Design sys_ref_core, start of the top module:
module sys_ref_core #(parameter DATA_WIDTH = 8, ADDR_WIDTH = 4)
(
 input   wire                      CLK,
 input   wire                      RST,             
 input   wire  [DATA_WIDTH-1:0]    UART_RX_DATA,
 input   wire                      UART_RX_Valid,
 input   wire                      FIFO_FULL,
 output  wire  [DATA_WIDTH-1:0]    FIFO_WR_DATA,
 output  wire                      FIFO_WR_INC,
 output  wire  [DATA_WIDTH-1:0]    UART_Config,
 output  wire  [DATA_WIDTH-1:0]    Div_Ratio,
 output  wire                      CLKDIV_EN
);
wire                      WrEn;
wire                      RdEn;
wire  [ADDR_WIDTH-1:0]    Addr;
wire  [DATA_WIDTH-1:0]    Wr_Reg;
wire  [DATA_WIDTH-1:0]    Rd_Reg;
wire                      Rd_Reg_Valid;
wire  [DATA_WIDTH-1:0]    Operand_A;
wire  [DATA_WIDTH-1:0]    Operand_B;
wire  [3:0]               ALU_FUN;
wire                      ALU_EN;
wire                      CLKG_EN;
wire  [DATA_WIDTH*2-1:0]  ALU_OUT;
wire                      ALU_OUT_Valid;
SYS_CTRL U0_SYS_CTRL (
	.CLK(CLK),
	.RST(RST),
	.UART_RX_DATA(UART_RX_DATA),
	.UART_RX_Valid(UART_RX_Valid),
	.FIFO_FULL(FIFO_FULL),
	.FIFO_WR_DATA(FIFO_WR_DATA),
	.FIFO_WR_INC(FIFO_WR_INC),
	.ALU_OUT(ALU_OUT),
	.ALU_OUT_Valid(ALU_OUT_Valid),
	.ALU_EN(ALU_EN),
	.ALU_FUN(ALU_FUN),
	.CLKG_EN(CLKG_EN),
	.CLKDIV_EN(CLKDIV_EN),
	.Rd_Reg(Rd_Reg),
	.Rd_Reg_Valid(Rd_Reg_Valid),
	.Wr_Reg(Wr_Reg),
	.Addr(Addr),
	.RdEn(RdEn),
	.WrEn(WrEn)
	);
Register_File U0_Register_File (
	.WrData(Wr_Reg),
	.Adresss(Addr),
	.WrEn(WrEn),
	.RdEn(RdEn),
	.CLK(CLK),
	.RST(RST),
	.RdData(Rd_Reg),
	.RdData_Valid(Rd_Reg_Valid),
	.REG0(Operand_A),
	.REG1(Operand_B),
	.REG2(UART_Config),
	.REG3(Div_Ratio)
	);
ALU_16B U0_ALU_16B (
	.A(Operand_A),
	.B(Operand_B),
	.EN(ALU_EN),
	.ALU_FUN(ALU_FUN),
	.CLK(CLK),
	.CLK_EN(CLKG_EN),
	.RST(RST),
	.ALU_OUT(ALU_OUT),
	.OUT_VALID(ALU_OUT_Valid)
	);
endmodule
Settings: LEC_CHECK=0, CAP_MARGIN=20, CELL_PAD_IN_SITES_DETAIL_PLACEMENT=0, CELL_PAD_IN_SITES_GLOBAL_PLACEMENT=1, CORE_ASPECT_RATIO=0.75, CORE_MARGIN=2, CORE_UTILIZATION=40, CTS_CLUSTER_SIZE=75, GPL_TIMING_DRIVEN=1, MAX_ROUTING_LAYER=met4, PLACE_DENSITY_LB_ADDON=0.1, SLEW_MARGIN=0, TNS_END_PERCENT=15; clock period 30.0 ns.
run.sh (not shown) runs the stock make flow with config.mk's settings and CLKGATE_MAP_FILE=.
The starting point ran to the end with no violations.
Rerun with:
- CELL_PAD_IN_SITES_DETAIL_PLACEMENT: 0 -> unset
- CELL_PAD_IN_SITES_GLOBAL_PLACEMENT: 1 -> unset
- CORE_ASPECT_RATIO: 0.75 -> 0.5
- CORE_UTILIZATION: 40 -> 65
- CTS_CLUSTER_SIZE: 75 -> unset
- GPL_TIMING_DRIVEN: 1 -> unset
- MAX_ROUTING_LAYER: met4 -> unset
- PLACE_DENSITY: unset -> 0.6
- PLACE_DENSITY_LB_ADDON: 0.1 -> unset
- SLEW_MARGIN: 0 -> 20
- TNS_END_PERCENT: 15 -> 5
What happened: Die size shrinks by 38%; power came out higher by about 3.3%; fmax shrinks by 2.0%; non-clock buffer count decreases by 15; count of clock-buffer cells in the layout drops by 1; final cell count is lower by about 10%; routed wire length went down by 9.4%; cell area drops by about 2%; worst setup slack loses 0.56 ns.
Rerun with:
- CELL_PAD_IN_SITES_DETAIL_PLACEMENT: unset -> 1
- CORE_ASPECT_RATIO: 0.5 -> unset
- CORE_UTILIZATION: 65 -> 54
- GPL_ROUTABILITY_DRIVEN: unset -> 1
- PLACE_DENSITY: 0.6 -> unset
- PLACE_DENSITY_LB_ADDON: unset -> 0.23
- TNS_END_PERCENT: 5 -> unset
The new run completed without violations. Non-clock buffer count goes up by 11. Sequential share of layout area came out lower by 0.24 points. Maximum frequency fell by 0.85%. Hold slack improves by 0.0086 ns. Clock power rises by 13%.
Power figures rest on the tool's default switching activity, not on a simulated workload.
